yarrow:
## DT
module DT(
        input                   clk,
        input                   reset,
        output                  done,
        output                  sti_rd,
        output  [9:0]           sti_addr,
        input   [15:0]          sti_di,
        output                  res_wr,
        output                  res_rd,
        output  reg [13:0]      res_addr,
        output  reg [7:0]       res_do,
        input   [7:0]           res_di
        );
Size in the first run: roughly 1,600 cells after synthesis, about 140 flip-flops, about 62 I/O pins, roughly 11,000 um^2 of cells after synthesis.
export LEC_CHECK = 0
export ABC_AREA = 1
export CAP_MARGIN = 20
export CORE_MARGIN = 2
export CORE_UTILIZATION = 72
export CTS_CLUSTER_SIZE = 98
export SETUP_SLACK_MARGIN = 1.04
export SLEW_MARGIN = 20
create_clock -name core_clock -period 8.33 [get_ports {clk}]
run.sh (not shown) runs the stock make flow with config.mk's settings and CLKGATE_MAP_FILE=.
yarrow: it failed during global routing (5_1_grt), and the tool reported ODB-0269.
The following lists how tundra was set up differently from yarrow:
# yarrow
export LEC_CHECK = 0
export ABC_AREA = 1
export CAP_MARGIN = 20
export CORE_MARGIN = 2
export CORE_UTILIZATION = 72
export CTS_CLUSTER_SIZE = 98
export SETUP_SLACK_MARGIN = 1.04
export SLEW_MARGIN = 20
create_clock -name core_clock -period 8.33 [get_ports {clk}]
# tundra
export LEC_CHECK = 0
export ABC_AREA = 1
export CAP_MARGIN = 20
export CORE_MARGIN = 2
export CORE_UTILIZATION = 72
export CTS_CLUSTER_DIAMETER = 232
export PLACE_DENSITY_LB_ADDON = 0.19
export SLEW_MARGIN = 20
create_clock -name core_clock -period 6.92 [get_ports {clk}]
Notes after the runs:
- Taking yarrow as the reference, in tundra combined area of all synthesized cells barely changed, half-perimeter wire length after placement barely changed, placement-stage worst setup slack dropped 0.85 ns, cell area after placement barely changed, total cell area reported by yosys after synthesis barely changed.
- Among yarrow and tundra, the run that stopped before the end is yarrow, and it is the only one.
- Although it ran to completion, tundra produced a layout that fails the final checks because of negative setup slack.
- Status: area share of and/or/nand/nor cells after synthesis parity (tundra, yarrow)
- Summary — number of post-CTS setup repair buffers, tundra relative to yarrow: lower, by 12.
The inputs of maple differ from those of tundra as listed below.
# tundra
export LEC_CHECK = 0
export ABC_AREA = 1
export CAP_MARGIN = 20
export CORE_MARGIN = 2
export CORE_UTILIZATION = 72
export CTS_CLUSTER_DIAMETER = 232
export PLACE_DENSITY_LB_ADDON = 0.19
export SLEW_MARGIN = 20
create_clock -name core_clock -period 6.92 [get_ports {clk}]
# maple
export LEC_CHECK = 0
export CAP_MARGIN = 20
export CORE_MARGIN = 2
export CORE_UTILIZATION = 63
export SLEW_MARGIN = 20
export TNS_END_PERCENT = 5
create_clock -name core_clock -period 7.26 [get_ports {clk}]
--- outcome ---
In maple the implementation ran to completion but is not tape-out ready, as the final checks report negative setup slack.
Of maple and tundra, maple shows the lower yosys-reported design area after synthesis, with tundra above it.
Summary of the comparison: power is lower in maple, relative to tundra.
maple vs. tundra: fraction of power consumed by the clock network -1.8 points; die size now sits higher; worst hold slack has increased.
Lower fraction of area in registers among maple and tundra: tundra
Combinational share of power (maple over tundra): increase, 2.7 points
maple reports a higher synthesized-area fraction occupied by adder cells than tundra does.
tundra leaves less setup margin than maple.
Utilization ends up higher on tundra.

* * *

== run A ==
Starting RTL as in the previous note.
clock: 9.0 ns
lec_check: 0
abc_area: 1
cap_margin: 20
core_aspect_ratio: 0.5
core_margin: 2
core_utilization: 56
cts_cluster_diameter: 288
cts_cluster_size: 100
gpl_routability_driven: 1
place_density_lb_addon: 0.3
slew_margin: 20
tns_end_percent: 20
> inputs changed (run A -> run B)
- GPL_ROUTABILITY_DRIVEN: 1 -> unset
- SETUP_SLACK_MARGIN: unset -> -0.8
- CORE_UTILIZATION: 56 -> 39
- PLACE_DENSITY_LB_ADDON: 0.3 -> unset
- CTS_CLUSTER_SIZE: 100 -> 98
- CORE_ASPECT_RATIO: 0.5 -> 1.87
- CTS_CLUSTER_DIAMETER: 288 -> 374
Notes after the runs:
Between run A and run B, the non-clock buffer count is lower for run A. Compared with run A, run B shows minimum clock period after layout lower by 0.025 ns. Length of routed wiring on met1: run A and run B compared, higher one is run A.

* * *

Setup of P:
Starting RTL as in the previous note.
Settings: LEC_CHECK=0, ABC_AREA=1, CAP_MARGIN=40, CORE_ASPECT_RATIO=0.5, CORE_MARGIN=2, CORE_UTILIZATION=57, CTS_CLUSTER_DIAMETER=262, CTS_CLUSTER_SIZE=98, PLACE_DENSITY=0.35, SETUP_SLACK_MARGIN=-0.8, SLEW_MARGIN=20, TNS_END_PERCENT=20; clock period 9.0 ns.
Edits applied to the flow inputs when going from P to Q:
# P
export LEC_CHECK = 0
export ABC_AREA = 1
export CAP_MARGIN = 40
export CORE_ASPECT_RATIO = 0.5
export CORE_MARGIN = 2
export CORE_UTILIZATION = 57
export CTS_CLUSTER_DIAMETER = 262
export CTS_CLUSTER_SIZE = 98
export PLACE_DENSITY = 0.35
export SETUP_SLACK_MARGIN = -0.8
export SLEW_MARGIN = 20
export TNS_END_PERCENT = 20
create_clock -name core_clock -period 9.0 [get_ports {clk}]
# Q
export LEC_CHECK = 0
export CAP_MARGIN = 20
export CORE_MARGIN = 2
export CORE_UTILIZATION = 40
export CTS_CLUSTER_DIAMETER = 265
export CTS_CLUSTER_SIZE = 100
export GPL_ROUTABILITY_DRIVEN = 0
export PLACE_DENSITY_LB_ADDON = 0.3
export SLEW_MARGIN = 20
export TNS_END_PERCENT = 20
create_clock -name core_clock -period 9.0 [get_ports {clk}]
## What came out
Between Q and P, synthesized instance count is higher for P, Q comes in under that. Comparing Q and P, largest fanout on the critical path is higher on Q. On final critical path time including I/O delays and setup: Q sits above P. Total power for Q: about 5% up relative to P. Q vs. P: power share of the sequential group now sits lower; max-slew headroom at the worst pin now sits lower; TritonCTS buffer count now sits at about the same level; sequential share of layout area now sits higher. When Q is set beside P, its area of all placed cells without fillers turns out to be 4.9% smaller. Xor-xnor portion of the synthesized cell area: Q > P. Of Q and P, Q shows the lower clock-buffer cell count, with P above it.
[inputs] R vs Q
# Q
export LEC_CHECK = 0
export CAP_MARGIN = 20
export CORE_MARGIN = 2
export CORE_UTILIZATION = 40
export CTS_CLUSTER_DIAMETER = 265
export CTS_CLUSTER_SIZE = 100
export GPL_ROUTABILITY_DRIVEN = 0
export PLACE_DENSITY_LB_ADDON = 0.3
export SLEW_MARGIN = 20
export TNS_END_PERCENT = 20
create_clock -name core_clock -period 9.0 [get_ports {clk}]
# R
export LEC_CHECK = 0
export CAP_MARGIN = 20
export CORE_ASPECT_RATIO = 0.7
export CORE_MARGIN = 2
export CORE_UTILIZATION = 40
export GPL_ROUTABILITY_DRIVEN = 0
export PLACE_DENSITY_LB_ADDON = 0.13
export SETUP_SLACK_MARGIN = -0.78
export SLEW_MARGIN = 20
create_clock -name core_clock -period 9.0 [get_ports {clk}]
==> comparison <==
Diff Q -> R | instance area at placement | increase of 58 sq um. As of R, tally of non-filler cells in the final layout had risen slightly compared to Q. Wire length: R > Q. Minimum clock period ends up higher on R.
--- input diff R..S ---
# R
export LEC_CHECK = 0
export CAP_MARGIN = 20
export CORE_ASPECT_RATIO = 0.7
export CORE_MARGIN = 2
export CORE_UTILIZATION = 40
export GPL_ROUTABILITY_DRIVEN = 0
export PLACE_DENSITY_LB_ADDON = 0.13
export SETUP_SLACK_MARGIN = -0.78
export SLEW_MARGIN = 20
create_clock -name core_clock -period 9.0 [get_ports {clk}]
# S
export LEC_CHECK = 0
export CAP_MARGIN = 20
export CELL_PAD_IN_SITES_GLOBAL_PLACEMENT = 1
export CORE_ASPECT_RATIO = 1.15
export CORE_MARGIN = 3
export CORE_UTILIZATION = 23
export CTS_CLUSTER_SIZE = 65
export GPL_ROUTABILITY_DRIVEN = 0
export PLACE_DENSITY_LB_ADDON = 0.13
export SETUP_SLACK_MARGIN = -0.78
export SLEW_MARGIN = 20
create_clock -name core_clock -period 9.0 [get_ports {clk}]
## What came out
Looking at fraction of the cycle the final worst path needs, S sits 0.81 points above R.
Summary of S over R: worst reg-to-reg path cell count lost 1; tally of non-filler cells in the final layout picked up an extra about 15%; net switching component of the power picked up an extra 0.95%; largest stage delay on the critical path neither gained nor lost much; global-route wire length before repair picked up an extra 4100 microns.
Looking only at post-route minimum period, and setting everything else aside, the higher value of R and S goes to S.
R -> S: wire length increased by a little under 10%
The peak-usage layer in the global routing report comes out met1 in one run and met2 in the other, namely in R and S respectively.
Relative to R, final setup slack of the worst path has gone down in S.
S -> R: total number of sequential cells flat
Sort R and S by area growth from synthesis to layout desc -> top: S
Power is estimated from default activity; no workload was simulated.
